File: run.sh
#!/bin/bash
# the make line also repeats each setting of config.mk as NAME=value (left out here)
make -C /OpenROAD-flow-scripts/flow DESIGN_CONFIG=/design/flow/config.mk WORK_HOME=/design/flow/orfs CLKGATE_MAP_FILE= finish
File: constraint.sdc
create_clock -name core_clock -period 5.23 [get_ports {clk}]
set_input_delay 1.0460 -clock core_clock [delete_from_list [all_inputs] [get_ports {clk}]]
set_output_delay 1.0460 -clock core_clock [all_outputs]
set_load 0.01 [all_outputs]
File: config.mk
export PLATFORM = sky130hd
export DESIGN_NAME = microP
export DESIGN_NICKNAME = microP
export VERILOG_FILES = /design/flow/design.v
export SDC_FILE = /design/flow/constraint.sdc
export NUM_CORES = 4
export LEC_CHECK = 0
export ABC_AREA = 0
export CAP_MARGIN = 0
export CELL_PAD_IN_SITES_GLOBAL_PLACEMENT = 3
export CORE_MARGIN = 7
export CORE_UTILIZATION = 30
export CTS_CLUSTER_DIAMETER = 346
export CTS_CLUSTER_SIZE = 88
export MAX_ROUTING_LAYER = met4
export MIN_ROUTING_LAYER = met1
export PLACE_DENSITY = 0.88
export SETUP_SLACK_MARGIN = 0.64
export SLEW_MARGIN = 15
export TNS_END_PERCENT = 20
File: design.v
`timescale 1ns / 1ps
module adder(
input [7:0]PC,
input [7:0]B,
output [7:0]BrA);
assign BrA = PC + B;
endmodule
`timescale 1ns / 1ps
module alu(
           input [7:0] A,
           input [7:0] B,   
           input [3:0] FS, 
           input [2:0] sh,  
           output [7:0] F,  
           output C,  
           output N , 
           output V , 
           output Z,  
           output reg [7:0]Y         
    );
reg [7:0] outputreg ; 
reg [8:0] carryreg;
reg zeroflag;
reg overflowflag;
reg carryflag;
reg negativeflag;
parameter nop = 4'b0000;  
parameter add = 4'b0001;  
parameter sub = 4'b0010;  
parameter xor2 = 4'b0011;  
parameter or2 = 4'b0100;  
parameter logicshift_right = 4'b0101;  
parameter logicshift_left = 4'b0110;  
parameter compliment =	4'b0111;  
parameter bypass =	4'b1000;  
parameter and2 = 4'b1001;  
parameter greater_comparison = 4'b1010;  
parameter equality_comparison = 4'b1011;  
parameter not2 = 4'b1100;  
always @ (*)
begin
carryreg = 9'h0;
overflowflag = 1'b0;
case(FS)
    add:
    begin
    outputreg = A + B;  
    carryreg = A + B;
    end
    sub:
    begin
    outputreg = A + ~B + 1;  
    carryreg = A + ~B + 1;
    end
    and2:
    outputreg = A & B;  
    or2:
    outputreg = A | B;  
    xor2:
    outputreg = A ^ B;  
    bypass:
    outputreg = A;  
    not2:
    outputreg = ~A;  
    greater_comparison:
    outputreg = A>B ? 1'b0 : 1'b1 ;  
    equality_comparison:
    outputreg = A==B ? 8'h0 : 8'h1;  
    logicshift_right:
    begin
    outputreg = A >> sh;  
    carryreg = outputreg;
    end
    logicshift_left:
    begin
    outputreg = A << sh;  
    carryreg = outputreg;
    end
    compliment:
    outputreg = ~A;
    default:
    outputreg = 9'h0;
endcase
zeroflag = (outputreg == 0 )? 1'b1: 1'b0; 
negativeflag = outputreg[7]; 
carryflag = carryreg[8]; 
if (FS == 1 | FS == 2)  
   begin
   overflowflag = (negativeflag ^ carryflag) ? 1'b1 : 1'b0;
   end
Y[7:1]= 7'b0000000;
Y[0]=overflowflag;
end
assign F = outputreg[7:0];
assign N = negativeflag;
assign C = carryflag;
assign V = overflowflag;
assign Z = zeroflag;
endmodule
`timescale 1ns / 1ps
module branchpred(
input [1:0] BS,
output B_D);
assign B_D = ~(BS[0] | BS [1]);
endmodule
`timescale 1ns / 1ps
module constant_unit(
input [5:0] IM, 
input CS,
output [7:0] CU_out);
reg [7:0] constantunit;
always@(*)
begin
if (CS==0) 
begin
constantunit[5:0]=IM; 
constantunit[7:6]=2'b00; 
end
else
begin 
constantunit[5:0]=IM; 
constantunit[7]=IM[5]; 
constantunit[6]=IM[5];
end
end
assign CU_out=constantunit; 
endmodule
`timescale 1ns / 1ps
module datahazard(
input [2:0] AA,
input [2:0] BA,
input [2:0] DA,
input RW,
input MA,
input MB,
output DHS
    );
reg or_1,comp_1,comp_2,HA,HB;
always@(*)
begin    
or_1 = DA[0]|DA[1]|DA[2];
if (AA ^ DA)
    comp_1 = 1'b0;
else
    comp_1 = 1'b1;
if (BA ^ DA)
    comp_2 = 1'b0;
else
    comp_2 = 1'b1; 
HA = RW & or_1 & ~MA & comp_1;
HB = RW & or_1 & ~MB & comp_2;    
end  
assign DHS = ~(HA | HB);
endmodule
`timescale 1ns / 1ps
module initlogic(
input [1:0] BS,
input PS,
input z,
output [1:0] BS_out
);
assign BS_out = {BS[1],(BS[0]&(BS[1]|(PS ^ z)))};
endmodule
`timescale 1ns / 1ps
module instruction_decoder(
    input [16:0] instruction,
    output  RW,
    output  [2:0] DA, 
    output [1:0] MD , 
    output [1:0] BS,  
    output PS, 
    output MW, 
    output [3:0] FS, 
    output MA, 
    output MB, 
    output [2:0]AA,  
    output [2:0]BA,  
    output CS,  
    output [2:0] SH,  
    output output_write_enable,
	output input_enable
    );
parameter NOP = 5'b00000;  
parameter SUB = 5'b00001;  
parameter JML = 5'b00010;  
parameter JMP = 5'b00011;  
parameter AIU = 5'b00100;  
parameter ST  = 5'b00101;  
parameter AND = 5'b00110;  
parameter JMR = 5'b00111;  
parameter LSL = 5'b01000;  
parameter ADI = 5'b01001;  
parameter XOR = 5'b01010;  
parameter BZ  = 5'b01011;  
parameter MOV = 5'b01100;  
parameter LD  = 5'b01101;  
parameter SLT = 5'b01110;  
parameter ADD = 5'b01111;  
parameter OUT = 5'b10000;  
parameter NOT = 5'b10001;  
parameter IN  = 5'b10010;  
parameter BNZ = 5'b10011;  
parameter ORI = 5'b10100;  
parameter LSR = 5'b10101;  
reg RW_WIRE;
reg [2:0] DA_WIRE;   
reg [1:0] MD_WIRE ; 
reg [1:0] BS_WIRE;   
reg PS_WIRE ;  
reg MW_WIRE ;  
reg [3:0] FS_WIRE;  
reg MA_WIRE ;  
reg MB_WIRE ;  
reg [2:0]AA_WIRE ;  
reg [2:0]BA_WIRE ;  
reg CS_WIRE ;  
reg [2:0] SH_WIRE;
reg [4:0] opcode;
reg output_write_enable_wire;
reg input_enable_wire;
always@(*) begin
opcode = instruction[16:12]; 
case(opcode)
    NOP:begin     
    RW_WIRE = 1'b0; 
	 DA_WIRE = 3'b000; 
	 MD_WIRE = 2'b00;
	 BS_WIRE = 2'b00;
	 PS_WIRE = 1'b0;
	 MW_WIRE = 1'b0;
	 FS_WIRE = 4'b0000; 
	 MA_WIRE = 1'b0; 
	 MB_WIRE = 1'b0; 
	 AA_WIRE = 3'b000; 
	 BA_WIRE = 3'b000; 
	 CS_WIRE = 1'b0;
	 SH_WIRE=3'h0; 
	 output_write_enable_wire = 1'b0;
	 input_enable_wire = 1'b0;
    end 
    SUB:begin  
    RW_WIRE = 1'b1; 
	 DA_WIRE = instruction[11:9]; 
	 MD_WIRE = 2'b00;
	 BS_WIRE = 2'b00;
	 PS_WIRE = 1'b0;
	 MW_WIRE = 1'b0;
	 FS_WIRE = 4'b0010; 
	 MA_WIRE = 1'b0; 
	 MB_WIRE = 1'b0; 
	 AA_WIRE = instruction[8:6]; 
	 BA_WIRE = instruction[5:3]; 
	 CS_WIRE = 1'b0;
	 SH_WIRE = 3'h0; 
	 output_write_enable_wire = 1'b0; 
	 input_enable_wire = 1'b0;
    end 
    JML:begin    
    RW_WIRE = 1'b1; 
	 DA_WIRE = instruction[11:9]; 
	 MD_WIRE = 2'b00;
	 BS_WIRE = 2'b11;
	 PS_WIRE = 1'b0;
	 MW_WIRE = 1'b0 ;
	 FS_WIRE = 4'b1000; 
	 MA_WIRE = 1'b1; 
	 MB_WIRE = 1'b1; 
	 AA_WIRE = 3'b000; 
	 BA_WIRE = 3'b000; 
	 CS_WIRE = 1'b1;
	 SH_WIRE = 3'h0;
	 SH_WIRE=3'h0; 
	 output_write_enable_wire = 1'b0; 
	 input_enable_wire = 1'b0;
    end 
    JMP:begin  
    RW_WIRE = 1'b0; 
	 DA_WIRE = 3'b000; 
	 MD_WIRE = 2'b00;
	 BS_WIRE = 2'b11;
	 PS_WIRE = 1'b0;
	 MW_WIRE = 1'b0;
	 FS_WIRE = 4'b0000; 
	 MA_WIRE = 1'b0; 
	 MB_WIRE = 1'b1; 
	 AA_WIRE = 3'b000; 
	 BA_WIRE = 3'b000; 
	 CS_WIRE = 1'b1;
	 SH_WIRE = 3'h0;  
	 output_write_enable_wire = 1'b0;
	 input_enable_wire = 1'b0;	 
    end 
    AIU:begin  
    RW_WIRE = 1'b1; 
	 DA_WIRE = instruction[11:9]; 
	 MD_WIRE = 2'b00;
	 BS_WIRE = 2'b00;
	 PS_WIRE = 1'b0;
	 MW_WIRE = 1'b0;
	 FS_WIRE = 4'b0001; 
	 MA_WIRE = 1'b0; 
	 MB_WIRE = 1'b1; 
	 AA_WIRE = instruction[8:6]; 
	 BA_WIRE = 3'b000; 
	 CS_WIRE = 1'b1;
	 SH_WIRE = 3'h0; 
	 output_write_enable_wire = 1'b0; 
	 input_enable_wire = 1'b0;
    end
    ST:begin   
    RW_WIRE = 1'b0; 
	 DA_WIRE = instruction[11:9]; 
	 MD_WIRE = 2'b00;
	 BS_WIRE = 2'b00;
	 PS_WIRE = 1'b0;
	 MW_WIRE = 1'b1;
	 FS_WIRE = 4'b0000; 
	 MA_WIRE = 1'b0; 
	 MB_WIRE = 1'b0; 
	 AA_WIRE = instruction[8:6]; 
	 BA_WIRE = instruction[5:3]; 
	 CS_WIRE = 1'b0; 
	 SH_WIRE = 3'h0;
	 output_write_enable_wire = 1'b0; 
	 input_enable_wire = 1'b0;
    end 
    AND:begin   
    RW_WIRE = 1'b1; 
	 DA_WIRE = instruction[11:9]; 
	 MD_WIRE = 2'b00;
	 BS_WIRE = 2'b00;
	 PS_WIRE = 1'b0;
	 MW_WIRE = 1'b0;
	 FS_WIRE = 4'b1001; 
	 MA_WIRE = 1'b0; 
	 MB_WIRE = 1'b0; 
	 AA_WIRE = instruction[8:6]; 
	 BA_WIRE = instruction[5:3]; 
	 CS_WIRE = 1'b0; 
	 SH_WIRE = 3'h0; 
	 output_write_enable_wire = 1'b0;
	 input_enable_wire = 1'b0;
    end
    JMR:begin   
    RW_WIRE = 1'b0; 
	 DA_WIRE = 3'b000; 
	 MD_WIRE = 2'b00;
	 BS_WIRE = 2'b10;
	 PS_WIRE = 1'b0;
	 MW_WIRE = 1'b0;
	 FS_WIRE = 4'b0000; 
	 MA_WIRE = 1'b0; 
	 MB_WIRE = 1'b0; 
	 AA_WIRE = instruction[8:6]; 
	 BA_WIRE = 3'b000; 
	 CS_WIRE = 1'b0; 
	 SH_WIRE = 3'h0;
	 output_write_enable_wire = 1'b0; 
	 input_enable_wire = 1'b0;
    end 
    LSL:begin   
	 BS_WIRE = 2'b00;
	 PS_WIRE = 1'b0;
	 MW_WIRE = 1'b0;
	 AA_WIRE = instruction[8:6];
	 MA_WIRE = 1'b0;
	 FS_WIRE = 4'b0110;
	 SH_WIRE = instruction[2:0]; 
	 MD_WIRE = 2'b00;
	 RW_WIRE = 1'b1;
	 DA_WIRE = instruction[11:9];
	 MB_WIRE = 1'b0; 
	 BA_WIRE = 3'b000;           
	 CS_WIRE = 1'b0;
	 output_write_enable_wire = 1'b0;
	 input_enable_wire = 1'b0;
	 end 
    ADI:begin   
    RW_WIRE = 1'b1; 
	 DA_WIRE = instruction[11:9]; 
	 MD_WIRE = 2'b00;
	 BS_WIRE = 2'b00;
	 PS_WIRE = 1'b0;
	 MW_WIRE = 1'b0;
	 FS_WIRE = 4'b0001; 
	 MA_WIRE = 1'b0; 
	 MB_WIRE = 1'b1; 
	 AA_WIRE = instruction[8:6]; 
	 BA_WIRE = 3'b000; 
	 CS_WIRE = 1'b1;
	 SH_WIRE=3'h0;
	 output_write_enable_wire = 1'b0;  
    input_enable_wire = 1'b0;
	 end 
	 XOR:begin  
    RW_WIRE = 1'b1; 
	 DA_WIRE = instruction[11:9]; 
	 MD_WIRE = 2'b00;
	 BS_WIRE = 2'b00;
	 PS_WIRE = 1'b0;
	 MW_WIRE = 1'b0;
	 FS_WIRE = 4'b0011; 
	 MA_WIRE = 1'b0; 
	 MB_WIRE = 1'b0; 
	 AA_WIRE = instruction[8:6]; 
	 BA_WIRE = instruction[5:3]; 
	 CS_WIRE = 1'b0;
	 SH_WIRE=3'h0; 
	 output_write_enable_wire = 1'b0; 
	 input_enable_wire = 1'b0;
    end
	 BZ:begin   
    RW_WIRE = 1'b0; 
	 DA_WIRE = 3'b000; 
	 MD_WIRE = 2'b00;
	 BS_WIRE = 2'b01;
	 PS_WIRE = 1'b0;
	 MW_WIRE = 1'b0;
	 FS_WIRE = 4'b1000; 
	 MA_WIRE = 1'b0; 
	 MB_WIRE = 1'b1; 
	 AA_WIRE = instruction[8:6]; 
	 BA_WIRE = 3'b000; 
	 CS_WIRE = 1'b1;
	 SH_WIRE =3'h0;
	 output_write_enable_wire = 1'b0;  
	 input_enable_wire = 1'b0;
    end 
	 MOV:begin  
    RW_WIRE = 1'b1; 
	 DA_WIRE = instruction[11:9]; 
	 MD_WIRE = 2'b00;
	 BS_WIRE = 2'b00;
	 PS_WIRE = 1'b0;
	 MW_WIRE = 1'b0;
	 FS_WIRE = 4'b1000; 
	 MA_WIRE = 1'b0; 
	 MB_WIRE = 1'b0; 
	 AA_WIRE = instruction[8:6]; 
	 BA_WIRE = 3'b000; 
	 CS_WIRE = 1'b0;
	 SH_WIRE = 3'h0; 
	 output_write_enable_wire = 1'b0; 
    input_enable_wire = 1'b0;
	 end 
    LD:begin   
    RW_WIRE = 1'b1; 
	 DA_WIRE = instruction[11:9]; 
	 MD_WIRE = 2'b01;
	 BS_WIRE = 2'b00;
	 PS_WIRE = 1'b0;
	 MW_WIRE = 1'b0;
	 FS_WIRE = 4'b0000; 
	 MA_WIRE = 1'b0; 
	 MB_WIRE = 1'b0; 
	 AA_WIRE = instruction[8:6]; 
	 BA_WIRE = 3'b000; 
	 CS_WIRE = 1'b0;
	 SH_WIRE = 3'h0; 
	 output_write_enable_wire = 1'b0;
	 input_enable_wire = 1'b0;	 
    end
    SLT:begin  
    RW_WIRE = 1'b1; 
	 DA_WIRE = instruction[11:9]; 
	 MD_WIRE = 2'b00;
	 BS_WIRE = 2'b00;
	 PS_WIRE = 1'b0;
	 MW_WIRE = 1'b0;
	 FS_WIRE = 4'b1010; 
	 MA_WIRE = 1'b0; 
	 MB_WIRE = 1'b0; 
	 AA_WIRE = instruction[8:6]; 
	 BA_WIRE = instruction[5:3]; 
	 CS_WIRE = 1'b0;
	 SH_WIRE = 3'h0;  
	 output_write_enable_wire = 1'b0;
	 input_enable_wire = 1'b0;
    end 
	 ADD:begin  
    RW_WIRE = 1'b1; 
	 DA_WIRE = instruction[11:9]; 
	 MD_WIRE = 2'b00;
	 BS_WIRE = 2'b00;
	 PS_WIRE = 1'b0;
	 MW_WIRE = 1'b0;
	 FS_WIRE = 4'b0001; 
	 MA_WIRE = 1'b0; 
	 MB_WIRE = 1'b0; 
	 AA_WIRE = instruction[8:6]; 
	 BA_WIRE = instruction[5:3]; 
	 CS_WIRE = 1'b0;
	 SH_WIRE = 3'h0; 
	 output_write_enable_wire = 1'b0; 
	 input_enable_wire = 1'b0;
    end
	 OUT:begin   
    RW_WIRE = 1'b0; 
	 DA_WIRE = instruction[11:9]; 
	 MD_WIRE = 2'b00;
	 BS_WIRE = 2'b00;
	 PS_WIRE = 1'b0;
	 MW_WIRE = 1'b0;
	 FS_WIRE = 4'b0000; 
	 MA_WIRE = 1'b0; 
	 MB_WIRE = 1'b0; 
	 AA_WIRE = instruction[8:6]; 
	 BA_WIRE = instruction[5:3]; 
	 CS_WIRE = 1'b0;
	 SH_WIRE=3'h0; 
	 output_write_enable_wire = 1'b1; 
	 input_enable_wire = 1'b0;
    end 
    NOT:begin  
    RW_WIRE = 1'b1; 
	 DA_WIRE = instruction[11:9]; 
	 MD_WIRE = 2'b00;
	 BS_WIRE = 2'b00;
	 PS_WIRE = 1'b0;
	 MW_WIRE = 1'b0;
	 FS_WIRE = 4'b1100; 
	 MA_WIRE = 1'b0; 
	 MB_WIRE = 1'b0; 
	 AA_WIRE = instruction[8:6]; 
	 BA_WIRE = 3'b000; 
	 CS_WIRE = 1'b0;
	 SH_WIRE=3'h0; 
	 output_write_enable_wire = 1'b0; 
	 input_enable_wire = 1'b0;
    end 
    IN:begin  
    RW_WIRE = 1'b1; 
	 DA_WIRE = instruction[11:9]; 
	 MD_WIRE = 2'b10;
	 BS_WIRE = 2'b00;
	 PS_WIRE = 1'b0;
	 MW_WIRE = 1'b0;
	 FS_WIRE = 4'b0000; 
	 MA_WIRE = 1'b0; 
	 MB_WIRE = 1'b0; 
	 AA_WIRE = 3'b000;           
	 BA_WIRE = 3'b000; 
	 CS_WIRE = 1'b0;
	 SH_WIRE=3'h0; 
	 output_write_enable_wire = 1'b0; 
	 input_enable_wire = 1'b1;
    end 
	 BNZ:begin  
    RW_WIRE = 1'b0; 
	 DA_WIRE = 3'b000; 
	 MD_WIRE = 2'b00;
	 BS_WIRE = 2'b01;
	 PS_WIRE = 1'b1;
	 MW_WIRE = 1'b0;
	 FS_WIRE = 4'b1000; 
	 MA_WIRE = 1'b0; 
	 MB_WIRE = 1'b1; 
	 AA_WIRE = instruction[8:6]; 
	 BA_WIRE = 3'b000; 
	 CS_WIRE = 1'b1;
	 SH_WIRE= 3'h0; 
	 output_write_enable_wire = 1'b0; 
	 input_enable_wire = 1'b0;
    end 
	 ORI:begin   
    RW_WIRE = 1'b1; 
	 DA_WIRE = instruction[11:9]; 
	 MD_WIRE = 2'b00;
	 BS_WIRE = 2'b00;
	 PS_WIRE = 1'b0;
	 MW_WIRE = 1'b0;
	 FS_WIRE = 4'b0100; 
	 MA_WIRE = 1'b0; 
	 MB_WIRE = 1'b1; 
	 AA_WIRE = instruction[8:6]; 
	 BA_WIRE = 3'b000; 
	 CS_WIRE = 1'b0;
	 SH_WIRE=3'h0; 
	 output_write_enable_wire = 1'b0;  
	 input_enable_wire = 1'b0;
    end 
    LSR:begin   
	 BS_WIRE = 2'b00;
	 PS_WIRE = 1'b0;
	 MW_WIRE = 1'b0;
	 AA_WIRE = instruction[8:6];
	 MA_WIRE = 1'b0;
	 FS_WIRE = 4'b0101;
	 SH_WIRE = instruction[2:0]; 
	 MD_WIRE = 2'b00;
	 RW_WIRE = 1'b1;
	 DA_WIRE = instruction[11:9];
	 MB_WIRE = 1'b0; 
	 BA_WIRE = 3'b000; 
	 CS_WIRE = 1'b0;
	 output_write_enable_wire = 1'b0;
	 input_enable_wire = 1'b0;
    end 
	 default: begin
    RW_WIRE = 1'b0; 
	 DA_WIRE = 3'b000; 
	 MD_WIRE = 2'b00;
	 BS_WIRE = 2'b00;
	 PS_WIRE = 1'b0;
	 MW_WIRE = 1'b0;
	 FS_WIRE = 4'b0000; 
	 MA_WIRE = 1'b0; 
	 MB_WIRE = 1'b0; 
	 AA_WIRE = 3'b000; 
	 BA_WIRE = 3'b000; 
	 CS_WIRE = 1'b0;
	 SH_WIRE=3'h0;
	 output_write_enable_wire = 1'b0;
	 input_enable_wire = 1'b0;
	 end
    endcase
end
assign RW = RW_WIRE;
assign DA = DA_WIRE;
assign MD = MD_WIRE;
assign BS = BS_WIRE;
assign PS = PS_WIRE;
assign MW = MW_WIRE;
assign FS = FS_WIRE;
assign MA = MA_WIRE;
assign MB = MB_WIRE;
assign AA = AA_WIRE;
assign BA = BA_WIRE;
assign CS = CS_WIRE;
assign SH = SH_WIRE;
assign output_write_enable = output_write_enable_wire;
assign input_enable = input_enable_wire;
endmodule
`timescale 1ns / 1ps
module mux_a(PC,a_data,A,MA);
input [7:0]PC;
input [7:0]a_data;
input MA;
output reg [7:0]A;
always @ (*)
begin
	if(MA)
		A = PC;
	else
		A = a_data;
end
endmodule
`timescale 1ns / 1ps
module mux_b(
input MB,  
input [7:0]constantunit_out,   
input [7:0]register_b,  
output [7:0]mux_b_out   
);
reg [7:0]mux_b;   
always@(*)
begin
if (MB)
    mux_b = constantunit_out;
else
    mux_b = register_b;
end
assign mux_b_out = mux_b ;
endmodule
`timescale 1ns / 1ps
module mux_c(
input [1:0] BS_out,  
input [7:0] PC_value,   
input [7:0] RAA,  
input [7:0] BrA,
output [7:0] PC_out
);
parameter PC = 2'b00;
parameter jump = 2'b10;
reg [7:0]mux_c;   
always@(*)
begin
case (BS_out)  
    PC:
    mux_c = PC_value;
    jump:
    mux_c = RAA;
    default:
    mux_c = BrA;
endcase
end
assign PC_out = mux_c ;
endmodule
`timescale 1ns / 1ps
module mux_d(Y,F,data_out,MD,mux_d_out
    );
input [7:0]Y;
input [7:0]F;
input [7:0]data_out;
input [1:0]MD;
output reg [7:0]mux_d_out;
always@(*)
begin
	if(MD==2'b00)
		mux_d_out=F;
	else if(MD==2'b01)
		mux_d_out=data_out;
	else if(MD==2'b10)
		mux_d_out=Y;
	else
		mux_d_out=F;
end
endmodule
`timescale 1ns / 1ps
module muxe (
input [7:0] Bus_D,
input [7:0] data_in,
input ie,
output reg [7:0]mux_e_out
);
always@(*)
begin
	if(ie)
		mux_e_out=data_in;
	else
		mux_e_out=Bus_D;
end
endmodule
module register(
	input clk,
	input [2:0] addr_a,
	input [2:0] addr_b,
	input [2:0] addr_d,
	input [7:0] data_in,
	input wr_en,
	output [7:0] data_a,
	output [7:0] data_b
	);
 reg [7:0] memblk [0:7];
 assign data_a = (addr_a == 3'b000) ? 8'b00000000 : memblk[addr_a];
 assign data_b = (addr_b == 3'b000) ? 8'b00000000 : memblk[addr_b];
always @ (negedge clk)
 begin
 if (wr_en && addr_d != 3'b000)
 memblk[addr_d] <= data_in;
 end
endmodule
`timescale 1ns / 1ps
module microP(
    input clk,
    input reset,
    output [7:0] imem_addr,
    input [16:0] imem_data,
    output [7:0] dmem_addr,
    output [7:0] dmem_wdata,
    output dmem_we,
    input [7:0] dmem_rdata,
    input [7:0] data_in,
    output out_we,
    output [7:0] data_out_col,
    output [7:0] data_out_addr
    );
reg [7:0] PC;
wire [7:0] PC_1 = PC + 8'd1;
assign imem_addr = PC;
reg [16:0] IR;
reg [7:0] PC_1_d;
wire RW_d, PS_d, MW_d, MA_d, MB_d, CS_d, OW_d, IE_d;
wire [2:0] DA_d, AA_d, BA_d, SH_d;
wire [1:0] MD_d, BS_d;
wire [3:0] FS_d;
instruction_decoder DEC(
    .instruction(IR),
    .RW(RW_d), .DA(DA_d), .MD(MD_d), .BS(BS_d), .PS(PS_d), .MW(MW_d),
    .FS(FS_d), .MA(MA_d), .MB(MB_d), .AA(AA_d), .BA(BA_d), .CS(CS_d),
    .SH(SH_d), .output_write_enable(OW_d), .input_enable(IE_d)
    );
wire [7:0] a_data, b_data, reg_d;
wire RW_w;
wire [2:0] DA_w;
register REGFILE(
    .clk(clk), .addr_a(AA_d), .addr_b(BA_d), .addr_d(DA_w),
    .data_in(reg_d), .wr_en(RW_w), .data_a(a_data), .data_b(b_data)
    );
wire [7:0] const_out, bus_a_d, bus_b_d;
constant_unit CONST(.IM(IR[5:0]), .CS(CS_d), .CU_out(const_out));
mux_a MUXA(.PC(PC_1_d), .a_data(a_data), .A(bus_a_d), .MA(MA_d));
mux_b MUXB(.MB(MB_d), .constantunit_out(const_out), .register_b(b_data), .mux_b_out(bus_b_d));
reg RW_e, PS_e, MW_e, OW_e, IE_e;
reg [2:0] DA_e, SH_e;
reg [1:0] MD_e, BS_e;
reg [3:0] FS_e;
reg [7:0] BUS_A, BUS_B, PC_2;
wire DHS;
datahazard HAZ(.AA(AA_d), .BA(BA_d), .DA(DA_e), .RW(RW_e), .MA(MA_d), .MB(MB_d), .DHS(DHS));
wire [7:0] F, Y;
wire C, N, V, Z;
alu ALU(.A(BUS_A), .B(BUS_B), .FS(FS_e), .sh(SH_e), .F(F), .C(C), .N(N), .V(V), .Z(Z), .Y(Y));
wire [7:0] BrA;
adder BRADD(.PC(PC_2), .B(BUS_B), .BrA(BrA));
wire [1:0] BS_out;
initlogic BRLOGIC(.BS(BS_e), .PS(PS_e), .z(Z), .BS_out(BS_out));
wire B_D;   
branchpred BRDET(.BS(BS_out), .B_D(B_D));
wire [7:0] next_pc;
mux_c MUXC(.BS_out(BS_out), .PC_value(PC_1), .RAA(BUS_A), .BrA(BrA), .PC_out(next_pc));
assign dmem_addr = BUS_A;
assign dmem_wdata = BUS_B;
assign dmem_we = MW_e;
assign out_we = OW_e;
assign data_out_col = BUS_A;
assign data_out_addr = BUS_B;
reg RW_w_r, IE_w;
reg [2:0] DA_w_r;
reg [1:0] MD_w;
reg [7:0] F_w, D_w, Y_w;
assign RW_w = RW_w_r;
assign DA_w = DA_w_r;
wire [7:0] bus_d;
mux_d MUXD(.Y(Y_w), .F(F_w), .data_out(D_w), .MD(MD_w), .mux_d_out(bus_d));
muxe MUXE(.Bus_D(bus_d), .data_in(data_in), .ie(IE_w), .mux_e_out(reg_d));
always @(posedge clk) begin
    if (!reset) begin
        PC <= 8'd0;
        IR <= 17'd0;
        PC_1_d <= 8'd0;
        RW_e <= 1'b0; MW_e <= 1'b0; OW_e <= 1'b0; IE_e <= 1'b0;
        BS_e <= 2'b00; PS_e <= 1'b0;
        RW_w_r <= 1'b0; IE_w <= 1'b0;
    end else begin
        RW_w_r <= RW_e;
        DA_w_r <= DA_e;
        MD_w <= MD_e;
        IE_w <= IE_e;
        F_w <= F;
        D_w <= dmem_rdata;
        Y_w <= Y;
        if (!B_D) begin
            PC <= next_pc;
            IR <= 17'd0;
            RW_e <= 1'b0; MW_e <= 1'b0; OW_e <= 1'b0; IE_e <= 1'b0;
            BS_e <= 2'b00; PS_e <= 1'b0;
        end else if (!DHS) begin
            RW_e <= 1'b0; MW_e <= 1'b0; OW_e <= 1'b0; IE_e <= 1'b0;
            BS_e <= 2'b00; PS_e <= 1'b0;
        end else begin
            PC <= next_pc;
            IR <= imem_data;
            PC_1_d <= PC_1;
            RW_e <= RW_d; MW_e <= MW_d; OW_e <= OW_d; IE_e <= IE_d;
            BS_e <= BS_d; PS_e <= PS_d;
        end
        if (B_D && DHS) begin
            DA_e <= DA_d;
            MD_e <= MD_d;
            FS_e <= FS_d;
            SH_e <= SH_d;
            BUS_A <= bus_a_d;
            BUS_B <= bus_b_d;
            PC_2 <= PC_1_d;
        end
    end
end
endmodule
==> results of run 1 <==
cell type report:
| cell class | instances | area [sq um] |
|---|---|---|
| multi-input cells | 643 | 4700 |
| flip-flops and latches | 162 | 4340 |
| inverters | 50 | 188 |
| well taps | 402 | 503 |
| clock buffers | 18 | 429 |
| repair buffers | 109 | 1010 |
| clock inverters | 70 | 339 |
| fillers | 3171 | 20000 |
metal layers:
layer / track usage, % / wire, microns / vias up / share of wire [%]
met5: - / 0 / - / 0
met4: 5.04 / 574 / 0 / 1.9
met3: 3.06 / 1640 / 32 / 5.4
met2: 27.4 / 14600 / 245 / 48
met1: 21.7 / 13500 / 3709 / 45
li1: - / - / 3645 / -
through the flow:
stage	hold slack (ps)	total power, mW	std cells	utilization [%]
2_1_floorplan	400	2.17	929	-
5_1_grt	455	3.97	1454	36.5
6_report	444	3.75	1454	36.5
3_3_place_gp	422	2.49	1367	34.1
4_1_cts	446	3.77	1454	36.5
3_5_place_dp	432	2.49	1367	34.1
repair_timing:
item	in CTS	in global routing
hold endpoints to repair	0	0
resized	0	1
setup endpoints to repair	0	21
==> reports/notes.md, run 1 <==
### Critical path
• **Cell Chain, Critical Path** and2_1 > a211oi_1 > a21oi_1
• **crit path DAT** 2080 ps
• **Stages on worst setup path** 3
• **Worst Setup End Kind** register
• **highest net fanout along the worst path** 10
• **critical path class** register to register
• **number of buffers and inverters on the critical path** 0
• **Register-to-Register Setup Slack** 690 ps
• **Crit path required time** 2770 ps
• **r2r endpoint** REGFILE.memblk[2][3]
• **crit path launch** MD_w[0]
• **worst reg2reg startpoint** MD_w[0]
• **depth of the worst register-to-register path** 3
• **biggest cell delay along the critical path** 670 ps
• **Critical Path Start Type** register
• **category of cells accounting for the largest share of critical-path delay** flip-flops
• **Worst Setup EP** REGFILE.memblk[2][3]
• **CP max-delay cell** edfxtp_1

### Synth
• **net count of the mapped netlist** 999
• **proportion of synthesized area in mux cells** 11.9%
• **Yosys reg bits** 162
• **Post-Synth XOR/XNOR Area** 1.64%
• **compound-gate portion of the synthesized area** 15.9%
• **top_reg_cell synth** edfxtp_1
• **Yosys warning total** 11
• **number of standard cells after synthesis** 929
• **post-synthesis share of cell area spent on full adders, half adders and majority gates** 4.79%
• **library cell with the highest instance count after synthesis** edfxtp_1
• **yosys simple share** 14.6%
• **async set or reset register ratio after synthesis** 0%
• **Top cells by area** edfxtp_1, dfxtp_1, mux2i_1, mux4_2, ha_1
• **top comb family, area** AND-OR/OR-AND gates
• **synthesized chip area reported by yosys** 9610 sq um
• **Post-Synthesis Cell Area** 9610 sq um
• **number of distinct library cell variants in the gate-level netlist after synthesis** 85
• **Top-area cell share** 34.4%
• **number of enable flip-flop cells** 110
• **share of the yosys chip area belonging to registers** 45.2%
• **largest area contributor in the netlist** edfxtp_1
• **Post-synth top cells** edfxtp_1, nor2_1, nand2_1, mux2i_1, dfxtp_1
• **number of cells in the yosys synthesis report** 929
• **Avg Inst Size Synth** 10.3 sq um

### Layout
• **Post-Layout Inst Area** 11,500 sq um
• **area added between synthesis and finish** 19.8%
• **Net count, final** 1,109

### Hold path
• **launch instance of the worst min-delay path** IE_e
• **worst hold path cell count** 1
• **Hold Crit Class** register to register
• **sink of the worst hold path** IE_w

### Die
• **top-level I/O count** 77
• **die width** 193 microns
• **Floorplan Core Area** 31,600 sq um
• **area of the chip** 37,200 sq um
• **Initial Util** 30.5%
• **standard-cell rows** 65
• **vertical die dimension** 193 microns

### Timing
• **final setup TNS** 0 ps
• **PnR worst setup slack** 689 ps
• **Setup Viol. Count Final** 0
• **Final Max Slew Viols** 0
• **unrepaired setup endpoints after global routing** true
• **slew of the pin with the lowest slew margin** 1070 ps
• **Final Hold Violation Tally** 0
• **maximum clock skew at final layout** 35.0 ps
• **worst slew slack as a fraction of its limit** 28.6%

### Power and ir drop
• **P per Cell Area** 325 nW/um^2
• **peak supply drop** 0.000244 V
• **Seq power** 1.61 mW
• **Clock power frac** 35.8%
• **power in combinational cells** 0.802 mW
• **net switching power of the design** 1.20 mW
• **Leakage Power** 4.53 nW
• **reported clock group power** 1.34 mW
• **Internal** 2.55 mW
• **share of power burned in combinational logic** 21.4%
• **net switching share of the total power** 32.1%
• **power group with the largest share** sequential cells
• **Seq pwr share** 42.8%

### GRT
• **vias in the first global route** 7,746
• **initial antenna violation count** 0
• **largest net degree at the start of global routing** 37
• **sum of overflow across all layers after global routing** 0
• **global-route usage over all layers** 17.0%
• **wire length of the first global-routing pass** 46,500 microns

### Route
• **Antenna Nets Post-Route** 0
• **drc violations** 0
• **WL per Instance** 20.8 microns
• **DR vias/cell** 5.25
• **1st-pass router iterations** 5
• **overall routed net length** 30,300 microns
• **DR vias** 7,631
• **number of diodes added for antenna fixing** 0
• **violation count after the first detailed-route iteration** 652

### Placed design
• **count of input and output buffers** 76
• **Post-DP Area** 10,700 sq um
• **final estimated routing congestion in global placement** 0.828
• **placed wire-length estimate** 22,400 microns
• **minimum setup slack after placement** 274 ps

### Clocking
• **clock root buffer master** clkbuf_16
• **buffer count from post-CTS setup fixing** 0
• **number of buffers created by CTS** 17
• **clock latency of the later-clocked register in the worst-skew pair** 450 ps
• **TritonCTS clock tree** built
• **clock sink count** 162
• **largest buffer count on any clock path** 2
• **CTS clock-pin slew for the worst setup and hold paths** 70 ps
• **number of levels the H-tree was split into** 4
• **hold bufs inserted after CTS** 0

### Run
• **maxcap violations** 0
• **OpenROAD warning count** 99

### Status
• **run status** complete, no violations

==> inputs of run 2 (changes only) <==
ABC_AREA = 1   (was 0)
CAP_MARGIN = 20   (was 0)
CELL_PAD_IN_SITES_GLOBAL_PLACEMENT = not set   (was 3)
CORE_MARGIN = 2   (was 7)
CORE_UTILIZATION = 69   (was 30)
CTS_CLUSTER_DIAMETER = 374   (was 346)
CTS_CLUSTER_SIZE = 100   (was 88)
MAX_ROUTING_LAYER = not set   (was met4)
MIN_ROUTING_LAYER = not set   (was met1)
PLACE_DENSITY = 0.6   (was 0.88)
SETUP_SLACK_MARGIN = not set   (was 0.64)
SLEW_MARGIN = 20   (was 15)
TNS_END_PERCENT = 10   (was 20)
clock period = 3.26 ns   (was 5.23 ns; I/O delays follow)
==> run 2 against run 1 <==
Compared with the run above:
- the layout now fails its checks (setup timing)
- utilization up 49 points
- total power rose to 2.5 times the previous value
- setup slack worse by 720 ps
- die size shrank 59%
- sequential cell count is the same
- cell count rose by 12%
- clock-buffer cell count grew 4
- combinational power rose to 5.0 times the previous value
- sequential power rose by 83%
- critical path depth up 1
- worst hold slack lost 18 ps
==> reports/notes.md, run 2 <==
### Status
• **run status** finished with violations
• **list of failed layout checks** setup timing

### Critical path
• **crit path launch** REGFILE.memblk[6][3]
• **worst reg2reg startpoint** REGFILE.memblk[6][3]
• **Cell Chain, Critical Path** o21ai_0 > o21ai_1 > o22ai_1 > o21ai_0
• **biggest cell delay along the critical path** 400 ps, -270 ps
• **CP most frequent cell** o21ai_0
• **r2r endpoint** BUS_A[3]
• **critical path class** register to register
• **crit path DAT** 3420 ps, +1340 ps
• **Worst Setup End Kind** register
• **Crit path required time** 3390 ps, +620 ps
• **depth of the worst register-to-register path** 4, +1
• **Stages on worst setup path** 4, +1
• **category of cells accounting for the largest share of critical-path delay** AND-OR/OR-AND gates
• **CP max-delay cell** edfxtp_1
• **number of buffers and inverters on the critical path** 0, unchanged
• **Worst Setup EP** BUS_A[3]
• **Register-to-Register Setup Slack** -30 ps, -720 ps
• **Critical Path Start Type** register
• **highest net fanout along the worst path** 2, -8

### Die
• **area of the chip** 15,100 sq um, -59%
• **vertical die dimension** 123 microns, -36%
• **Floorplan Core Area** 13,900 sq um, -56%
• **die width** 123 microns, -36%
• **Initial Util** 70.4%, +40 points
• **standard-cell rows** 43, -34%
• **top-level I/O count** 77, unchanged

### Route
• **WL per Instance** 21.6 microns, +3.5%
• **DR vias/cell** 6.47, +23%
• **overall routed net length** 35,200 microns, +16%
• **violation count after the first detailed-route iteration** 1,974, +200%
• **DR vias** 10.6k, +38%
• **drc violations** 0, unchanged
• **1st-pass router iterations** 17, +12
• **Antenna Nets Post-Route** 0, unchanged

### Power and ir drop
• **net switching share of the total power** 42.4%, +10 points
• **Internal** 5.42 mW, +110%
• **reported clock group power** 2.45 mW, +83%
• **power group with the largest share** combinational logic
• **share of power burned in combinational logic** 42.8%, +21 points
• **Leakage Power** 5.62 nW, +24%
• **Clock power frac** 26.0%, -9.8 points
• **Seq pwr share** 31.2%, -12 points
• **Seq power** 2.94 mW, +83%
• **power in combinational cells** 4.03 mW, +400%
• **P per Cell Area** 789 nW/um^2, +140%
• **peak supply drop** 0.000648 V, +170%
• **net switching power of the design** 4.00 mW, +230%

### GRT
• **global-route usage over all layers** 45.3%, +28 points
• **wire length of the first global-routing pass** 51,000 microns, +9.6%
• **largest net degree at the start of global routing** 28, -24%
• **vias in the first global route** 9,741, +26%
• **sum of overflow across all layers after global routing** 0, unchanged
• **initial antenna violation count** 2, +2

### Hold path
• **Hold Crit Class** register to register
• **worst hold path cell count** 0, -1
• **sink of the worst hold path** MD_w[0]
• **launch instance of the worst min-delay path** MD_e[0]

### Synth
• **Post-synth top cells** nand2_1, inv_1, nor2_1, nand3_1, edfxtp_1
• **synthesized chip area reported by yosys** 9770 sq um, +1.7%
• **net count of the mapped netlist** 1,355, +36%
• **post-synthesis share of cell area spent on full adders, half adders and majority gates** 4.71%, -0.078 points
• **number of distinct library cell variants in the gate-level netlist after synthesis** 44, -48%
• **Yosys warning total** 11, unchanged
• **Top-area cell share** 33.8%, -0.56 points
• **number of enable flip-flop cells** 110, unchanged
• **proportion of synthesized area in mux cells** 0%, -12 points
• **library cell with the highest instance count after synthesis** nand2_1
• **Top cells by area** edfxtp_1, nand2_1, dfxtp_1, nand3_1, inv_1
• **number of cells in the yosys synthesis report** 1,285, +38%
• **top_reg_cell synth** edfxtp_1
• **yosys simple share** 29.4%, +15 points
• **Yosys reg bits** 162, unchanged
• **number of standard cells after synthesis** 1,285, +38%
• **largest area contributor in the netlist** edfxtp_1
• **share of the yosys chip area belonging to registers** 44.5%, -0.74 points
• **Post-Synthesis Cell Area** 9770 sq um, +1.7%
• **Avg Inst Size Synth** 7.60 sq um, -27%
• **top comb family, area** simple AND/OR/NAND/NOR gates
• **compound-gate portion of the synthesized area** 10.3%, -5.6 points
• **Post-Synth XOR/XNOR Area** 1.26%, -0.39 points
• **async set or reset register ratio after synthesis** 0%, unchanged

### Clocking
• **CTS clock-pin slew for the worst setup and hold paths** 70 ps, about the same
• **clock sink count** 162, unchanged
• **clock root buffer master** clkbuf_16
• **number of levels the H-tree was split into** 4, unchanged
• **clock latency of the later-clocked register in the worst-skew pair** 500 ps, +50 ps
• **TritonCTS clock tree** built
• **hold bufs inserted after CTS** 0, unchanged
• **number of buffers created by CTS** 17, unchanged
• **largest buffer count on any clock path** 2, unchanged

### Timing
• **slew of the pin with the lowest slew margin** 796 ps, -272 ps
• **Post-Route Hold Slack** 426 ps, -18.3 ps
• **Setup Viol. Count Final** 1, +1
• **PnR worst setup slack** -30.6 ps, -720 ps
• **Final Hold Violation Tally** 0, unchanged
• **maximum clock skew at final layout** 71.4 ps, +36.4 ps
• **Final Max Slew Viols** 0, unchanged
• **unrepaired setup endpoints after global routing** true
• **worst slew slack as a fraction of its limit** 46.9%, +18 points

### Run
• **maxcap violations** 0, unchanged
• **OpenROAD warning count** 101, +2.0%

### Layout
• **Net count, final** 1,509, +36%
• **Post-Layout Inst Area** 11,900 sq um, +3.7%
• **area added between synthesis and finish** 22.2%
• **number of cells in the finished layout apart from fillers** 1,634, +12%

### Placed design
• **placed insts** 1,537, +12%
• **Post-DP Area** 10,900 sq um, +1.4%
• **placed wire-length estimate** 21,900 microns, -2.3%
• **count of input and output buffers** 76, unchanged
• **final estimated routing congestion in global placement** 0.982, +19%
• **minimum setup slack after placement** -325 ps, -599 ps

-- run 2: per-layer routing --
metal  GRT usage (%)  share of wire [%]  up-vias  routed length, microns
li1                -                  -     4525                       -
met1            52.7                 33     4665                   11700
met2            73.6                 45     1051                   15700
met3            11.9                 13      326                    4420
met4            30.9                9.5        0                    3360
met5               0                  0        -                       0
-- run 2: area by class of cell --
cell class              instances  area (sq um)
flip-flops and latches        162          4350
inverters                     168           642
fillers                       773          1950
well taps                     180           225
diodes                          2          5.00
clock inverters                66           325
repair inverters                1          7.51
clock buffers                  22           490
multi-input cells             895          4570
repair buffers                138          1330
-- run 2: timing repair --
item                       4_1_cts  5_1_grt
cloned                           0        3
pin swaps                        0       10
setup buffers                    0        5
hold endpoints to repair         0        0
resized                          1       36
setup endpoints to repair        3      110
-- run 2: stage by stage --
| stage | utilization, % | power [mW] | TNS [ps] |
|---|---|---|---|
| 3_5_place_dp | 78.5 | 6.65 | -6580 |
| 4_1_cts | 84.4 | 8.98 | 0 |
| 2_1_floorplan | - | 5.34 | 0 |
| 6_report | 86.0 | 9.41 | -30.6 |
| 5_1_grt | 86.0 | 9.80 | -2470 |
| 3_3_place_gp | 78.5 | 6.53 | -4250 |
==> inputs of run 3 (changes only) <==
ABC_AREA = not set   (was 1)
CORE_UTILIZATION = 11   (was 69)
CTS_CLUSTER_DIAMETER = not set   (was 374)
CTS_CLUSTER_SIZE = not set   (was 100)
TNS_END_PERCENT = not set   (was 10)
clock period = 5.04 ns   (was 3.26 ns; I/O delays follow)
==> run 3 against run 2 <==
Compared with the run above:
- the run now finishes clean
- combinational power down 78%
- clock-buffer cell count down 5
- register-to-register slack improved by 640 ps
- global-route usage fell by 38 points
- sequential cell count did not move
- utilization fell by 71 points
- synthesized cell count decreased by 28%
==> reports/notes.md, run 3 <==
### Status
• **run status** complete, no violations

### Power and ir drop
• **Leakage Power** 4.61 nW, -18%
• **Seq pwr share** 40.2%, +9.0 points
• **share of power burned in combinational logic** 21.2%, -22 points
• **power in combinational cells** 0.871 mW, -78%
• **net switching share of the total power** 35.1%, -7.4 points
• **Internal** 2.67 mW, -51%
• **peak supply drop** 0.000252 V, -61%
• **power group with the largest share** sequential cells
• **Seq power** 1.65 mW, -44%
• **reported clock group power** 1.59 mW, -35%
• **net switching power of the design** 1.44 mW, -64%
• **P per Cell Area** 326 nW/um^2, -59%
• **Clock power frac** 38.6%, +13 points

### Critical path
• **CP max-delay cell** a2111oi_2
• **Critical Path Start Type** register
• **category of cells accounting for the largest share of critical-path delay** AND-OR/OR-AND gates
• **Stages on worst setup path** 13, +9
• **biggest cell delay along the critical path** 760 ps, +360 ps
• **CP most frequent cell** nand2_1
• **r2r endpoint** PC[7]
• **Cell Chain, Critical Path** ha_1 > inv_1 > fa_1 > nor2b_1 > o221ai_1 > a21oi_1 > xor2_1 > a2111oi_2 > nand2_1 > a31o_1 > nor2_1 > nand2_1 > o221a_2
• **crit path DAT** 4760 ps, +1340 ps
• **Register-to-Register Setup Slack** 610 ps, +640 ps
• **depth of the worst register-to-register path** 13, +9
• **Worst Setup End Kind** register
• **crit path launch** BUS_B[0]
• **Crit path required time** 5370 ps, +1980 ps
• **critical path class** register to register
• **number of buffers and inverters on the critical path** 1, +1
• **highest net fanout along the worst path** 6, +4
• **Worst Setup EP** PC[7]
• **worst reg2reg startpoint** BUS_B[0]

### Route
• **violation count after the first detailed-route iteration** 850, -57%
• **DR vias** 7,777, -26%
• **DR vias/cell** 3.51, -46%
• **Antenna Nets Post-Route** 0, unchanged
• **overall routed net length** 33,500 microns, -4.8%
• **drc violations** 0, unchanged
• **1st-pass router iterations** 6, -11
• **WL per Instance** 15.1 microns, -30%

### Placed design
• **count of input and output buffers** 76, unchanged
• **final estimated routing congestion in global placement** 0.844, -14%
• **placed wire-length estimate** 25,000 microns, +14%

### GRT
• **largest net degree at the start of global routing** 34, +21%
• **global-route usage over all layers** 7.31%, -38 points
• **wire length of the first global-routing pass** 49,000 microns, -3.9%
• **sum of overflow across all layers after global routing** 0, unchanged
• **vias in the first global route** 7,407, -24%
• **initial antenna violation count** 2, unchanged

### Layout
• **post-route core utilization** 14.6%, -71 points
• **Net count, final** 1,115, -26%
• **area added between synthesis and finish** 31.4%

### Timing
• **maximum clock skew at final layout** 56.1 ps, -15.3 ps
• **time the final worst path needs with I/O delays and setup** 4430 ps
• **fmax** 225 MHz
• **Final Max Slew Viols** 0, unchanged
• **final setup TNS** 0 ps, +30.6 ps
• **Setup Viol. Count Final** 0, -1
• **slew of the pin with the lowest slew margin** 847 ps, +50.8 ps
• **period utilisation layout** 88.0%
• **Final Hold Violation Tally** 0, unchanged
• **worst slew slack as a fraction of its limit** 43.3%, -3.5 points
• **unrepaired setup endpoints after global routing** false

### Synth
• **top comb family, area** AND-OR/OR-AND gates
• **async set or reset register ratio after synthesis** 0%, unchanged
• **synthesized chip area reported by yosys** 9610 sq um, -1.6%
• **library cell with the highest instance count after synthesis** edfxtp_1
• **proportion of synthesized area in mux cells** 11.9%, +12 points
• **Post-Synth XOR/XNOR Area** 1.64%, +0.39 points
• **share of the yosys chip area belonging to registers** 45.2%, +0.74 points
• **number of enable flip-flop cells** 110, unchanged
• **largest area contributor in the netlist** edfxtp_1
• **Post-Synthesis Cell Area** 9610 sq um, -1.6%
• **Top-area cell share** 34.4%, +0.56 points
• **number of distinct library cell variants in the gate-level netlist after synthesis** 85, +93%
• **number of cells in the yosys synthesis report** 929, -28%
• **Post-synth top cells** edfxtp_1, nor2_1, nand2_1, mux2i_1, dfxtp_1
• **Yosys reg bits** 162, unchanged
• **Yosys warning total** 11, unchanged
• **Avg Inst Size Synth** 10.3 sq um, +36%
• **post-synthesis share of cell area spent on full adders, half adders and majority gates** 4.79%, +0.078 points
• **number of standard cells after synthesis** 929, -28%
• **top_reg_cell synth** edfxtp_1
• **compound-gate portion of the synthesized area** 15.9%, +5.6 points
• **Top cells by area** edfxtp_1, dfxtp_1, mux2i_1, mux4_2, ha_1
• **net count of the mapped netlist** 999, -26%
• **yosys simple share** 14.6%, -15 points

### Clocking
• **buffer count from post-CTS setup fixing** 0, unchanged
• **count of cells resized by post-cts repair** 0, -1
• **TritonCTS clock tree** built
• **number of levels the H-tree was split into** 4, unchanged
• **largest buffer count on any clock path** 2, unchanged
• **number of buffers created by CTS** 17, unchanged
• **clock latency of the later-clocked register in the worst-skew pair** 470 ps, -30 ps
• **CTS clock-pin slew for the worst setup and hold paths** 80 ps, about the same
• **clock sink count** 162, unchanged
• **hold bufs inserted after CTS** 0, unchanged
• **clock root buffer master** clkbuf_16

### Hold path
• **Hold Crit Class** register to register
• **worst hold path cell count** 0, unchanged
• **sink of the worst hold path** MD_w[1]
• **launch instance of the worst min-delay path** MD_e[1]

### Die
• **standard-cell rows** 108, +150%
• **top-level I/O count** 77, unchanged
• **area of the chip** 89,700 sq um, +490%
• **die width** 300 microns, +140%
• **Floorplan Core Area** 86,600 sq um, +520%
• **Initial Util** 11.1%, -59 points
• **vertical die dimension** 300 microns, +140%

### Run
• **maxcap violations** 0, unchanged
• **OpenROAD warning count** 98, -3.0%

## run 3: metal layers
layer	track usage [%]	routed length (microns)	vias to the layer above
met5	0	0	-
met2	11.1	14800	320
li1	-	-	3648
met1	10.5	15800	3770
met4	2.14	640	0
met3	1.20	2190	39
## run 3: cell type report
cell class	instances	area (sq um)
well taps	1155	1450
clock buffers	17	425
fillers	9629	74000
multi-input cells	643	4700
flip-flops and latches	162	4340
diodes	2	5.00
inverters	50	188
clock inverters	71	439
repair buffers	115	1080
## run 3: per-stage QoR
step / std cells / power (mW) / hold WS, ps / cell area [sq um] / setup slack [ps]
3_3_place_gp: 2126 / 2.61 / 440 / 11800 / 338
3_5_place_dp: 2126 / 2.61 / 416 / 11800 / 280
4_1_cts: 2213 / 4.12 / 475 / 12600 / 618
6_report: 2215 / 4.11 / 472 / 12600 / 605
5_1_grt: 2213 / 4.31 / 480 / 12600 / 358
2_1_floorplan: 929 / 2.25 / 400 / 9610 / 844
==> inputs of run 4 (changes only) <==
ABC_AREA = 1   (was not set)
CORE_UTILIZATION = 72   (was 11)
CTS_CLUSTER_DIAMETER = 341   (was not set)
CTS_CLUSTER_SIZE = 98   (was not set)
TNS_END_PERCENT = 15   (was not set)
clock period = 4.18 ns   (was 5.04 ns; I/O delays follow)
==> run 4 against run 3 <==
Compared with the run above:
- non-clock buffer count shrank 9
- die size down 84%
- the layout now fails its checks (setup timing)
- first-iteration DRC count went up to 3.3 times the previous value
- utilization up 72 points
- largest power group is now combinational logic
- sequential cell count unchanged
- maximum frequency rose by 2.7%
==> reports/notes.md, run 4 <==
### Timing
• **final setup TNS** -268 ps, -268 ps
• **unrepaired setup endpoints after global routing** false
• **maximum clock skew at final layout** 81.4 ps, +25.2 ps
• **time the final worst path needs with I/O delays and setup** 4320 ps, -118 ps
• **fmax** 232 MHz, +2.7%
• **worst slew slack as a fraction of its limit** 42.4%, -0.97 points
• **Setup Viol. Count Final** 3, +3
• **Final Max Slew Viols** 0, unchanged
• **Final Hold Violation Tally** 0, unchanged
• **slew of the pin with the lowest slew margin** 859 ps, +12.4 ps
• **PnR worst setup slack** -137 ps, -742 ps
• **period utilisation layout** 103%, +15 points

### Synth
• **share of the yosys chip area belonging to registers** 44.5%, -0.74 points
• **number of enable flip-flop cells** 110, unchanged
• **largest area contributor in the netlist** edfxtp_1
• **synthesized chip area reported by yosys** 9770 sq um, +1.7%
• **number of cells in the yosys synthesis report** 1,285, +38%
• **Post-Synth XOR/XNOR Area** 1.26%, -0.39 points
• **net count of the mapped netlist** 1,355, +36%
• **number of distinct library cell variants in the gate-level netlist after synthesis** 44, -48%
• **Top cells by area** edfxtp_1, nand2_1, dfxtp_1, nand3_1, inv_1
• **compound-gate portion of the synthesized area** 10.3%, -5.6 points
• **post-synthesis share of cell area spent on full adders, half adders and majority gates** 4.71%, -0.078 points
• **async set or reset register ratio after synthesis** 0%, unchanged
• **Post-Synthesis Cell Area** 9770 sq um, +1.7%
• **number of standard cells after synthesis** 1,285, +38%
• **Yosys warning total** 11, unchanged
• **Yosys reg bits** 162, unchanged
• **library cell with the highest instance count after synthesis** nand2_1
• **top_reg_cell synth** edfxtp_1
• **proportion of synthesized area in mux cells** 0%, -12 points
• **Post-synth top cells** nand2_1, inv_1, nor2_1, nand3_1, edfxtp_1
• **top comb family, area** simple AND/OR/NAND/NOR gates
• **Top-area cell share** 33.8%, -0.56 points
• **yosys simple share** 29.4%, +15 points
• **Avg Inst Size Synth** 7.60 sq um, -27%

### Power and ir drop
• **reported clock group power** 1.95 mW, +23%
• **Seq pwr share** 32.8%, -7.4 points
• **P per Cell Area** 630 nW/um^2, +93%
• **power group with the largest share** combinational logic
• **PnR Total Power** 7.23 mW, +76%
• **net switching share of the total power** 44.4%, +9.3 points
• **net switching power of the design** 3.21 mW, +120%
• **Seq power** 2.37 mW, +44%
• **share of power burned in combinational logic** 40.2%, +19 points
• **Leakage Power** 5.40 nW, +17%
• **Clock power frac** 27.0%, -12 points
• **Internal** 4.02 mW, +51%
• **power in combinational cells** 2.90 mW, +230%
• **peak supply drop** 0.000495 V, +96%

### Critical path
• **CP most frequent cell** nor2_1
• **biggest cell delay along the critical path** 790 ps, +30 ps
• **highest net fanout along the worst path** 22, +16
• **Register-to-Register Setup Slack** -140 ps, -740 ps
• **Worst Setup End Kind** register
• **depth of the worst register-to-register path** 15, +2
• **crit path launch** IR[15]
• **category of cells accounting for the largest share of critical-path delay** simple AND/OR/NAND/NOR gates
• **Stages on worst setup path** 15, +2
• **critical path class** register to register
• **Crit path required time** 4450 ps, -920 ps
• **number of buffers and inverters on the critical path** 2, +1
• **worst reg2reg startpoint** IR[15]
• **Critical Path Start Type** register
• **r2r endpoint** BUS_A[6]
• **Worst Setup EP** BUS_A[6]
• **crit path DAT** 4590 ps, -170 ps
• **CP max-delay cell** nor2_1
• **Cell Chain, Critical Path** inv_2 > nand2_1 > nor2_1 > nand2_1 > nand2_1 > nor2_1 > nand2_2 > nor2_1 > nor2_1 > inv_1 > nor2_1 > nand2_1 > nand3_1 > o21ai_0 > o21ai_0

### Route
• **Antenna Nets Post-Route** 0, unchanged
• **WL per Instance** 23.3 microns, +54%
• **drc violations** 0, unchanged
• **overall routed net length** 37,200 microns, +11%
• **DR vias** 10.9k, +40%
• **number of diodes added for antenna fixing** 0, -2
• **violation count after the first detailed-route iteration** 2,826, +230%
• **DR vias/cell** 6.84, +95%
• **1st-pass router iterations** 29, +23

### Clocking
• **clock latency of the later-clocked register in the worst-skew pair** 520 ps, +50 ps
• **number of buffers created by CTS** 17, unchanged
• **CTS clock-pin slew for the worst setup and hold paths** 80 ps, about the same
• **largest buffer count on any clock path** 2, unchanged
• **TritonCTS clock tree** built
• **number of levels the H-tree was split into** 4, unchanged
• **clock sink count** 162, unchanged
• **hold bufs inserted after CTS** 0, unchanged
• **buffer count from post-CTS setup fixing** 0, unchanged
• **count of cells resized by post-cts repair** 0, unchanged
• **clock root buffer master** clkbuf_16

### Layout
• **Sequential Area** 4340 sq um, unchanged
• **filler cell count in the final layout** 689, -93%
• **area added between synthesis and finish** 17.5%
• **area of combinational cells with multiple inputs** 4470 sq um, -5.0%
• **Net count, final** 1,476, +32%

### Die
• **die width** 120 microns, -60%
• **standard-cell rows** 42, -61%
• **top-level I/O count** 77, unchanged
• **Initial Util** 73.8%, +63 points
• **vertical die dimension** 120 microns, -60%
• **Floorplan Core Area** 13,200 sq um, -85%
• **area of the chip** 14,500 sq um, -84%

### Status
• **run status** finished with violations
• **list of failed layout checks** setup timing

### GRT
• **global-route usage over all layers** 51.7%, +44 points
• **vias in the first global route** 10.4k, +40%
• **initial antenna violation count** 1, -1
• **sum of overflow across all layers after global routing** 0, unchanged
• **wire length of the first global-routing pass** 56,000 microns, +14%
• **largest net degree at the start of global routing** 28, -18%

### Run
• **OpenROAD warning count** 101, +3.1%
• **maxcap violations** 0, unchanged

### Hold path
• **launch instance of the worst min-delay path** PC_1_d[4]
• **Hold Crit Class** register to register
• **worst hold path cell count** 0, unchanged
• **sink of the worst hold path** PC_2[4]

### Placed design
• **final estimated routing congestion in global placement** 1.02, +21%
• **placed wire-length estimate** 21,200 microns, -15%
• **count of input and output buffers** 76, unchanged

==> run 4: routing by layer <==
metal  vias up  GRT usage [%]  wire length (microns)
li1       4440              -                      -
met5         -           1.10                      0
met4         0           39.0                   4010
met3       460           18.9                   5760
met1      4761           59.1                  11500
met2      1256           78.9                  15900
==> run 4: area by class of cell <==
cell class	count	area share [%]
clock inverters	67	2.78
flip-flops and latches	162	37.8
inverters	168	5.51
well taps	176	1.92
multi-input cells	895	38.9
clock buffers	21	4.39
repair buffers	106	8.65
==> run 4: metrics by stage <==
step                      setup slack, ps  hold slack [ps]  instance area (sq um)  instances  utilization (%)
final                                -137              437                  11500       1595             86.7
after global routing                  138              452                  11500       1595             86.7
after floorplan                       636              390                   9770       1285                -
after global placement                207              399                  10700       1508             80.5
after CTS                             414              436                  11500       1595             86.7
after detailed placement              207              407                  10700       1508             80.5
==> inputs of run 5 (changes only) <==
ABC_AREA = 0   (was 1)
CAP_MARGIN = 25   (was 20)
CELL_PAD_IN_SITES_GLOBAL_PLACEMENT = 0   (was not set)
CORE_UTILIZATION = 64   (was 72)
CTS_CLUSTER_DIAMETER = not set   (was 341)
CTS_CLUSTER_SIZE = not set   (was 98)
MAX_ROUTING_LAYER = met4   (was not set)
MIN_ROUTING_LAYER = met1   (was not set)
PLACE_DENSITY = 0.59   (was 0.6)
SLEW_MARGIN = 15   (was 20)
TNS_END_PERCENT = 80   (was 15)
clock period = 3.47 ns   (was 4.18 ns; I/O delays follow)
==> run 5 against run 4 <==
Compared with the run above:
- the flow now stops in 5_1_grt
- synthesized cell count decreased by 28%
- synthesized area fell by 1.6%
- die size rose by 10%
==> reports/notes.md, run 5 <==
### Status
• **run status** stopped before the end
• **Stopped at** 5_1_grt

### Placed design
• **placed wire-length estimate** 23,400 microns, +10%
• **Post-DP Area** 11,300 sq um, +5.9%
• **final estimated routing congestion in global placement** 0.992, -3.0%
• **placed insts** 1,244, -18%
• **count of input and output buffers** 76, unchanged

### Die
• **vertical die dimension** 127 microns, +5.0%
• **die width** 127 microns, +5.0%
• **Initial Util** 65.9%, -7.9 points
• **standard-cell rows** 44, +4.8%
• **Floorplan Core Area** 14,600 sq um, +10%
• **top-level I/O count** 77, unchanged
• **area of the chip** 16,000 sq um, +10%

### Clocking
• **number of levels the H-tree was split into** 4, unchanged
• **clock sink count** 162, unchanged
• **largest buffer count on any clock path** 2, unchanged
• **clock root buffer master** clkbuf_16
• **number of buffers created by CTS** 17, unchanged

### Synth
• **Top cells by area** edfxtp_1, dfxtp_1, mux2i_1, mux4_2, ha_1
• **synthesized chip area reported by yosys** 9610 sq um, -1.6%
• **number of distinct library cell variants in the gate-level netlist after synthesis** 85, +93%
• **number of enable flip-flop cells** 110, unchanged
• **number of standard cells after synthesis** 929, -28%
• **proportion of synthesized area in mux cells** 11.9%, +12 points
• **post-synthesis share of cell area spent on full adders, half adders and majority gates** 4.79%, +0.078 points
• **share of the yosys chip area belonging to registers** 45.2%, +0.74 points
• **Yosys warning total** 11, unchanged
• **Top-area cell share** 34.4%, +0.56 points
• **async set or reset register ratio after synthesis** 0%, unchanged
• **Yosys reg bits** 162, unchanged
• **yosys simple share** 14.6%, -15 points
• **Post-Synthesis Cell Area** 9610 sq um, -1.6%
• **top comb family, area** AND-OR/OR-AND gates
• **Avg Inst Size Synth** 10.3 sq um, +36%
• **largest area contributor in the netlist** edfxtp_1
• **library cell with the highest instance count after synthesis** edfxtp_1
• **net count of the mapped netlist** 999, -26%
• **top_reg_cell synth** edfxtp_1
• **number of cells in the yosys synthesis report** 929, -28%
• **compound-gate portion of the synthesized area** 15.9%, +5.6 points
• **Post-synth top cells** edfxtp_1, nor2_1, nand2_1, mux2i_1, dfxtp_1
• **Post-Synth XOR/XNOR Area** 1.64%, +0.39 points

## run 5: what timing repair did
| item | CTS |
|---|---|
| hold buffers | 0 |
| endpoints found under the setup margin | 104 |
| pin swaps | 17 |
| setup buffers | 19 |
| resized | 56 |
## run 5: per-stage QoR
step	power [mW]	setup TNS [ps]	util, %	setup WS, ps
4_1_cts	6.38	-1600	85.9	-51.0
2_1_floorplan	3.30	-7220	-	-228
3_5_place_dp	3.98	-5510	77.4	-206
3_3_place_gp	3.93	-2610	77.4	-82.4
==> inputs of run 6 (changes only) <==
CORE_UTILIZATION = 70   (was 64)
clock period = 3.83 ns   (was 3.47 ns; I/O delays follow)
==> run 6 against run 5 <==
Compared with the run above:
- the flow again stops in 5_1_grt
- synthesized area stayed put
- synthesized cell count stayed put
- die size is 8.3% lower
==> reports/notes.md, run 6 <==
### Status
• **run status** stopped before the end
• **Stopped at** 5_1_grt
• **Stop Error** [ERROR GRT-0232] Routing congestion too high. Check the congestion heatmap in the GUI.

### Synth
• **Top cells by area** edfxtp_1, dfxtp_1, mux2i_1, mux4_2, ha_1
• **Yosys warning total** 11, unchanged
• **async set or reset register ratio after synthesis** 0%, unchanged
• **yosys simple share** 14.6%, unchanged
• **Avg Inst Size Synth** 10.3 sq um, unchanged
• **top comb family, area** AND-OR/OR-AND gates
• **compound-gate portion of the synthesized area** 15.9%, unchanged
• **post-synthesis share of cell area spent on full adders, half adders and majority gates** 4.79%, unchanged
• **top_reg_cell synth** edfxtp_1
• **proportion of synthesized area in mux cells** 11.9%, unchanged
• **library cell with the highest instance count after synthesis** edfxtp_1
• **largest area contributor in the netlist** edfxtp_1
• **share of the yosys chip area belonging to registers** 45.2%, unchanged
• **Post-synth top cells** edfxtp_1, nor2_1, nand2_1, mux2i_1, dfxtp_1
• **number of cells in the yosys synthesis report** 929, unchanged
• **Yosys reg bits** 162, unchanged
• **number of standard cells after synthesis** 929, unchanged
• **Top-area cell share** 34.4%, unchanged
• **net count of the mapped netlist** 999, unchanged
• **number of distinct library cell variants in the gate-level netlist after synthesis** 85, unchanged
• **synthesized chip area reported by yosys** 9610 sq um, unchanged
• **Post-Synth XOR/XNOR Area** 1.64%, unchanged
• **number of enable flip-flop cells** 110, unchanged
• **Post-Synthesis Cell Area** 9610 sq um, unchanged

### Die
• **vertical die dimension** 121 microns, -4.2%
• **area of the chip** 14,700 sq um, -8.3%
• **Initial Util** 72.0%, +6.1 points
• **Floorplan Core Area** 13,300 sq um, -8.5%
• **standard-cell rows** 42, -4.5%
• **top-level I/O count** 77, unchanged
• **die width** 121 microns, -4.2%

### Clocking
• **clock sink count** 162, unchanged
• **hold bufs inserted after CTS** 0, unchanged
• **number of buffers created by CTS** 17, unchanged
• **largest buffer count on any clock path** 2, unchanged
• **number of levels the H-tree was split into** 4, unchanged
• **clock root buffer master** clkbuf_16

### GRT
• **sum of overflow across all layers after global routing** 71
• **global-route usage over all layers** 75.0%

### Placed design
• **minimum setup slack after placement** -14.4 ps, +192 ps
• **placed wire-length estimate** 22,600 microns, -3.2%
• **placed insts** 1,195, -3.9%
• **final estimated routing congestion in global placement** 1.14, +15%
• **count of input and output buffers** 76, unchanged

run 6: layer usage:
layer / track usage [%] / GRT overflow
met2: 91.4 / 32
met5: - / -
met4: 72.8 / 38
met3: 52.3 / 1
met1: 76.5 / 0
run 6: repair_timing:
action / 4_1_cts
setup endpoints to repair: 85
gates resized: 8
pin swaps: 1
gates cloned: 0
buffers inserted: 9
run 6: metrics by stage:
step / setup TNS (ps) / hold slack [ps] / instance area (sq um) / power (mW)
2_1_floorplan: 0 / 400 / 9650 / 2.97
3_3_place_gp: 0 / 411 / 10900 / 3.46
3_5_place_dp: -100 / 407 / 10900 / 3.52
4_1_cts: 0 / 424 / 11900 / 5.59
No activity file was given, so power comes from the tool's default toggle rates.
